Design money_clicker, start of the top module:
module money_clicker(clk, rst, key_data, key_valid, tick, money, asset, HEX0, HEX1, HEX2, HEX3, HEX4, HEX5);
==> flow/config.mk <==
export PLATFORM = sky130hd
export DESIGN_NAME = money_clicker
export DESIGN_NICKNAME = money_clicker
export VERILOG_FILES = /design/flow/design.v
export SDC_FILE = /design/flow/constraint.sdc
export NUM_CORES = 4
export LEC_CHECK = 0
export CAP_MARGIN = 25
export CORE_ASPECT_RATIO = 1.63
export CORE_MARGIN = 2
export CORE_UTILIZATION = 20
export CTS_CLUSTER_DIAMETER = 86
export CTS_CLUSTER_SIZE = 78
export GPL_ROUTABILITY_DRIVEN = 1
export GPL_TIMING_DRIVEN = 0
export MAX_ROUTING_LAYER = met5
export MIN_ROUTING_LAYER = met2
export PLACE_DENSITY_LB_ADDON = 0.03
export SETUP_SLACK_MARGIN = 1.11
export SLEW_MARGIN = 20
==> flow/constraint.sdc <==
create_clock -name core_clock -period 13.3 [get_ports {clk}]
set_input_delay 2.6600 -clock core_clock [delete_from_list [all_inputs] [get_ports {clk}]]
set_output_delay 2.6600 -clock core_clock [all_outputs]
set_load 0.01 [all_outputs]
run.sh (not shown) runs the stock make flow with config.mk's settings and CLKGATE_MAP_FILE=.
The first run ran to the end with violations: setup timing.
Rerun with:
ABC_AREA = 0   (was default)
CAP_MARGIN = 15   (was 25)
CELL_PAD_IN_SITES_DETAIL_PLACEMENT = 2   (was default)
CELL_PAD_IN_SITES_GLOBAL_PLACEMENT = 3   (was default)
CORE_MARGIN = 3   (was 2)
CORE_UTILIZATION = 48   (was 20)
CTS_CLUSTER_DIAMETER = default   (was 86)
PLACE_DENSITY = 0.73   (was default)
PLACE_DENSITY_LB_ADDON = default   (was 0.03)
This time the run died in global placement without I/O.
Die size is lower by 57%.
Area after synthesis does not change.
Synthesized cell count is unchanged.
Rerun with:
ABC_AREA = default   (was 0)
CAP_MARGIN = 25   (was 15)
CELL_PAD_IN_SITES_DETAIL_PLACEMENT = default   (was 2)
CELL_PAD_IN_SITES_GLOBAL_PLACEMENT = default   (was 3)
CORE_MARGIN = 2   (was 3)
CORE_UTILIZATION = 71   (was 48)
GPL_TIMING_DRIVEN = default   (was 0)
MIN_ROUTING_LAYER = met1   (was met2)
PLACE_DENSITY = default   (was 0.73)
SETUP_SLACK_MARGIN = 3.89   (was 1.11)
clock period = 13.1 ns   (was 13.3 ns; I/O delays follow)
Outcome: With this change the flow ended with an error in clock tree synthesis; die size goes down by a quarter to a third; area after synthesis stays the same; synthesized cell count does not change.
Rerun with:
CORE_UTILIZATION = 20   (was 71)
CTS_CLUSTER_DIAMETER = 143   (was default)
GPL_TIMING_DRIVEN = 0   (was default)
MIN_ROUTING_LAYER = met2   (was met1)
PLACE_DENSITY_LB_ADDON = 0.11   (was default)
SETUP_SLACK_MARGIN = 1.11   (was 3.89)
clock period = 13.3 ns   (was 13.1 ns; I/O delays follow)
Result: Now the flow finished but failed the layout checks on setup timing; area after synthesis does not change; die size climbs to 3.5 times its value; synthesized cell count does not change.
Rerun with:
CTS_CLUSTER_DIAMETER = default   (was 143)
GPL_TIMING_DRIVEN = default   (was 0)
PLACE_DENSITY_LB_ADDON = 0.03   (was 0.11)
The changed run finished but failed the layout checks on setup timing.
Count of clock-buffer cells in the layout stays the same.
Synthesized cell count does not change.
Global-route usage fell by 2.1 points.
First-iteration DRC count came out lower by 30%.
Routed wire length went down by about 6.6%.
Rerun with:
CORE_UTILIZATION = 60   (was 20)
CTS_CLUSTER_DIAMETER = 27   (was default)
MIN_ROUTING_LAYER = met1   (was met2)
clock period = 18.9 ns   (was 13.3 ns; I/O delays follow)
Result:
- The changed run ran to the end with violations: setup timing
- via count goes down by about a fifth
- hold slack gets better by 17 ps
- die size shrinks by well over a third
- global-route usage rises by 15 points
- final cell count falls by a quarter to a third
- sequential cell count is unchanged

* * *

money_clicker again, from the RTL that the note above started with.
Settings: LEC_CHECK=0, ABC_AREA=1, CAP_MARGIN=20, CORE_MARGIN=2, CORE_UTILIZATION=62, CTS_CLUSTER_DIAMETER=358, CTS_CLUSTER_SIZE=96, PLACE_DENSITY=0.42, SLEW_MARGIN=20, TNS_END_PERCENT=10; clock period 13.3 ns.
The starting point completed, yet does not pass: setup timing.
Then changed:
Settings changed: ABC_AREA 1 to not set, CORE_UTILIZATION 62 to 40, CTS_CLUSTER_DIAMETER 358 to not set, CTS_CLUSTER_SIZE 96 to not set, PLACE_DENSITY 0.42 to not set, TNS_END_PERCENT 10 to not set.
Clock period 13.3 ns to 25.0 ns, I/O delays scaled along.
The new run finished with timing, DRC and antenna clean; die area goes up by well over a third; setup slack is better by 4800 ps; routed wire length goes down by roughly a tenth; design area goes down by a few percent.

* * *

job 6096:
money_clicker again, from the RTL that the note above started with.
Settings: LEC_CHECK=0, CAP_MARGIN=20, CORE_MARGIN=2, CORE_UTILIZATION=58, CTS_CLUSTER_SIZE=57, PLACE_DENSITY_LB_ADDON=0.0, SETUP_SLACK_MARGIN=3.98, SLEW_MARGIN=20, TNS_END_PERCENT=35; clock period 13.9 ns.
What the final checks of job 6096 revealed, after a flow that finished every stage, was a layout that fails on capacitance limit, slew limit, setup timing.
The inputs of job 7513 differ from those of job 6096 as listed below.
==> flow/config.mk <==
export PLATFORM = sky130hd
export DESIGN_NAME = money_clicker
export DESIGN_NICKNAME = money_clicker
export VERILOG_FILES = /design/flow/design.v
export SDC_FILE = /design/flow/constraint.sdc
export NUM_CORES = 4
export LEC_CHECK = 0
export ABC_AREA = 1
export CAP_MARGIN = 20
export CORE_MARGIN = 2
export CORE_UTILIZATION = 67
export CTS_CLUSTER_SIZE = 96
export SLEW_MARGIN = 20
==> flow/constraint.sdc <==
create_clock -name core_clock -period 31.3 [get_ports {clk}]
set_input_delay 6.2600 -clock core_clock [delete_from_list [all_inputs] [get_ports {clk}]]
set_output_delay 6.2600 -clock core_clock [all_outputs]
set_load 0.01 [all_outputs]
==> results <==
Looking at share of the clock period used by the worst path after layout across job 7513 and job 6096, the one that comes out higher is job 6096.
Job 7513: done, clean on timing, DRC and antenna
Per the comparison of job 7513 with job 6096, non-filler instance count after layout dropped 1108, fraction of standard cell area that is sequential climbed 4.6 points, smallest setup slack after layout climbed 18080 ps.
Between job 6096 and job 7513, the flow reports first-pass GRT wire length decreasing by more than a quarter.
The following lists how job 2047 was set up differently from job 7513:
diff --git a/flow/config.mk b/flow/config.mk
--- a/flow/config.mk
+++ b/flow/config.mk
@@ -6,8 +6,6 @@
 export NUM_CORES = 4
 export LEC_CHECK = 0
-export ABC_AREA = 1
 export CAP_MARGIN = 20
 export CORE_MARGIN = 2
-export CORE_UTILIZATION = 67
-export CTS_CLUSTER_SIZE = 96
+export CORE_UTILIZATION = 40
 export SLEW_MARGIN = 20
==> flow/constraint.sdc <==
create_clock -name core_clock -period 18.0 [get_ports {clk}]
set_input_delay 3.6000 -clock core_clock [delete_from_list [all_inputs] [get_ports {clk}]]
set_output_delay 3.6000 -clock core_clock [all_outputs]
set_load 0.01 [all_outputs]
Findings:
What the final checks of job 2047 revealed, after a flow that finished every stage, was a layout that fails on setup timing. Taking job 7513 as the reference, in job 2047 total area of multi-input combinational cells increased by about 43% relative to the old numbers; fraction of area in registers -4.5 points; cell count went up 1192; worst-case setup margin in the final layout saw a decrease. Critical path endpoint = HEX5[5]: job 7513; critical path endpoint = HEX5[3]: job 2047. When the final numbers for job 7513 and job 2047 were put side by side, the total wirelength of the detailed-routed design turned out to be greater in job 2047. Compared with job 7513, in job 2047 number of tap instances went up by 386; post-layout instance area now sits higher; worst setup timing slack at the placement stage dropped 11080 ps; total routed wire length on the met1 layer moved up. Job 2047: critical path depth is 22 lower than what job 7513 reported.
Changes in job 9534 relative to job 2047:
diff --git a/flow/config.mk b/flow/config.mk
--- a/flow/config.mk
+++ b/flow/config.mk
@@ -6,6 +6,10 @@
 export NUM_CORES = 4
 export LEC_CHECK = 0
+export ABC_AREA = 1
 export CAP_MARGIN = 20
 export CORE_MARGIN = 2
-export CORE_UTILIZATION = 40
+export CORE_UTILIZATION = 72
+export CTS_CLUSTER_DIAMETER = 238
+export PLACE_DENSITY = 0.35
+export SETUP_SLACK_MARGIN = 5.0
 export SLEW_MARGIN = 20
==> flow/constraint.sdc <==
create_clock -name core_clock -period 21.6 [get_ports {clk}]
set_input_delay 4.3200 -clock core_clock [delete_from_list [all_inputs] [get_ports {clk}]]
set_output_delay 4.3200 -clock core_clock [all_outputs]
set_load 0.01 [all_outputs]
What job 9534 reported for weighted congestion at the end of routability-driven global placement has to be multiplied by 0.926 to get the figure for job 2047.
Total setup buffers inserted after CTS went up by more than 10% going from job 2047 to job 9534.
Job 9534: die boundary height is 31% lower than what job 2047 reported.
Job 9534 got as far as global routing (5_1_grt), where a tool error ended the run.
The higher yosys synthesis chip area came out of job 2047.
Compared to job 2047, job 9534 has core utilization at floorplan 32 points higher.
Compared with job 2047, job 9534 shows number of distinct library cells after synthesis lower by 76.
